==> 10-22: inputs <==
## DMAC
module DMAC #(
    parameter AXI_ID_WD   = 2,
    parameter AXI_DATA_WD = 32,
    parameter AXI_ADDR_WD = 32,
    parameter AXI_STRB_WD = 4
)(
    input                      AXI_ACLK,
    input                      AXI_ARESETN,    
    input                      cmd_valid,
    input  [AXI_ADDR_WD-1 : 0] cmd_addr,
    input  [AXI_ID_WD-1   : 0] cmd_id,
    input  [1 : 0]             cmd_burst,
    input  [2 : 0]             cmd_size,
    input  [AXI_ADDR_WD-1 : 0] cmd_len,
    output                     cmd_ready,
    output                     cmd_abort,
    output [AXI_ADDR_WD-1 : 0] AXI_AWADDR,
    output [AXI_ID_WD-1   : 0] AXI_AWID,
    output [1 : 0]             AXI_AWBURST,
    output [2 : 0]             AXI_AWSIZE,
    output [7 : 0]             AXI_AWLEN,
    output                     AXI_AWVALID,
    input                      AXI_AWREADY,
    output [AXI_DATA_WD-1 : 0] AXI_WDATA,
    output [AXI_STRB_WD-1 : 0] AXI_WSTRB,
    output                     AXI_WLAST,
    output                     AXI_WVALID,
    input                      AXI_WREADY,
    input  [AXI_ID_WD-1   : 0] AXI_BID,
    input  [1 : 0]             AXI_BRESP,
    input                      AXI_BVALID,
    output                     AXI_BREADY,
    output [AXI_ADDR_WD-1 : 0] AXI_ARADDR,
    output [AXI_ID_WD-1   : 0] AXI_ARID,
    output [1 : 0]             AXI_ARBURST,
    output [2 : 0]             AXI_ARSIZE,
    output [7 : 0]             AXI_ARLEN,
    output                     AXI_ARVALID,
    input                      AXI_ARREADY,
    input  [AXI_DATA_WD-1 : 0] AXI_RDATA,
    input                      AXI_RLAST,
    input  [AXI_ID_WD-1   : 0] AXI_RID,
    input  [1 : 0]             AXI_RRESP,
    input                      AXI_RVALID,
    output                     AXI_RREADY
);
clock: 2.94 ns
lec_check: 0
cap_margin: 20
core_margin: 2
core_utilization: 65
setup_slack_margin: -0.3
slew_margin: 20
tns_end_percent: 5
run.sh (not shown) runs the stock make flow with config.mk's settings and CLKGATE_MAP_FILE=.
==> inputs of 12-02, as changes to 10-22 <==
Settings changed: ABC_AREA set to 1, CELL_PAD_IN_SITES_DETAIL_PLACEMENT set to 0, CELL_PAD_IN_SITES_GLOBAL_PLACEMENT set to 1, CORE_UTILIZATION 65 to 32, HOLD_SLACK_MARGIN set to 0.14, MIN_ROUTING_LAYER set to met2, PLACE_DENSITY_LB_ADDON set to 0.19, SETUP_SLACK_MARGIN -0.3 to unset, SLEW_MARGIN 20 to 5, TNS_END_PERCENT 5 to unset.
==> flow/constraint.sdc (replaced) <==
create_clock -name core_clock -period 6.5 [get_ports {AXI_ACLK}]
set_input_delay 1.3000 -clock core_clock [delete_from_list [all_inputs] [get_ports {AXI_ACLK}]]
set_output_delay 1.3000 -clock core_clock [all_outputs]
set_load 0.01 [all_outputs]
==> results <==
|  | 10-22 | 12-02 |
|---|---|---|
| Outcome | failed layout checks | finished clean |
| Layout check failures | setup timing | - |
| Total sequential power | 6280 uW | 2950 uW |
| Final standard cell utilization of the core | 84.9% | 39.3% |
| Cell row count | 61 | 92 |
| Core area | 0.0276 mm^2 | 0.0629 mm^2 |
| Peak ir drop on the vdd network | 588 uV | 160 uV |
| Vias in the first global route | 15600 | 28500 |
| Detailed placer's ending HPWL | 37300 um | 53800 um |
| Post-Synth AOI/OAI Area | 12.1% | 13.2% |
| Post-DP Area | 0.0221 mm^2 | 0.0233 mm^2 |
| Tally of non-filler cells in the final layout | 2654 | 3812 |
| Logic pwr share | 30.8% | 29.9% |
| Minimum setup slack among reg-to-reg paths | -0.37 ns | 2.79 ns |


==> inputs of run a <==
Starting RTL as in the previous note.
Settings: LEC_CHECK=0, ABC_AREA=1, CAP_MARGIN=20, CELL_PAD_IN_SITES_DETAIL_PLACEMENT=1, CELL_PAD_IN_SITES_GLOBAL_PLACEMENT=2, CORE_MARGIN=2, CORE_UTILIZATION=40, GPL_ROUTABILITY_DRIVEN=0, GPL_TIMING_DRIVEN=0, MIN_ROUTING_LAYER=met2, SLEW_MARGIN=20; clock period 6.4 ns.
==> run b (differences from run a) <==
- ABC_AREA: 1 -> default
- CELL_PAD_IN_SITES_DETAIL_PLACEMENT: 1 -> default
- CELL_PAD_IN_SITES_GLOBAL_PLACEMENT: 2 -> default
- GPL_ROUTABILITY_DRIVEN: 0 -> default
- GPL_TIMING_DRIVEN: 0 -> default
- MIN_ROUTING_LAYER: met2 -> default
==> flow/constraint.sdc (replaced) <==
create_clock -name core_clock -period 4.73 [get_ports {AXI_ACLK}]
set_input_delay 0.9460 -clock core_clock [delete_from_list [all_inputs] [get_ports {AXI_ACLK}]]
set_output_delay 0.9460 -clock core_clock [all_outputs]
set_load 0.01 [all_outputs]
==> results <==
metric	run b	run a
Run status	complete, no violations	complete, no violations
Placed instance area	20,900 um^2	23,300 um^2
Instance count on the critical path	13	15
Layout overhead on the synthesized area	22.3%	22.0%
Total Nets Final	2,253	3,182
Gate count of the mapped netlist	1,865	2,731
Multi-input combinational cell count	1,388	1,958
Transition at the pin with the smallest max-transition slack	1010 ps	1040 ps
Yosys stat chip area	18,200 um^2	20,200 um^2
Clock Power Share	32.1%	31.3%
Detail-routed net length per standard cell	19.0 um	21.6 um
Fraction of power spent switching nets	31.2%	38.3%
Post-placement setup slack	254 ps	1890 ps
HPWL Detailed	37.3 mm	61.1 mm
Proportion of cell area spent on the clock network	5.80%	5.60%
Adder share	5.07%	4.55%
Data required time at the worst endpoint	5110 ps	6880 ps
Final worst path period share	87.7%	63.3%
Met1 global-route usage	28.9%	0%
Leak	8.28 nW	10.5 nW
Clock network power	0.00304 W	0.00250 W
Sequential fraction of total cell area	38.7%	34.8%
Xor-xnor portion of the synthesized cell area	8.05%	3.03%
Met2 usage	35.2%	53.5%
Met3 GRT Util	3.66%	60.2%
GR Util All Layers	21.4%	45.1%
Power figures rest on the tool's default switching activity, not on a simulated workload.
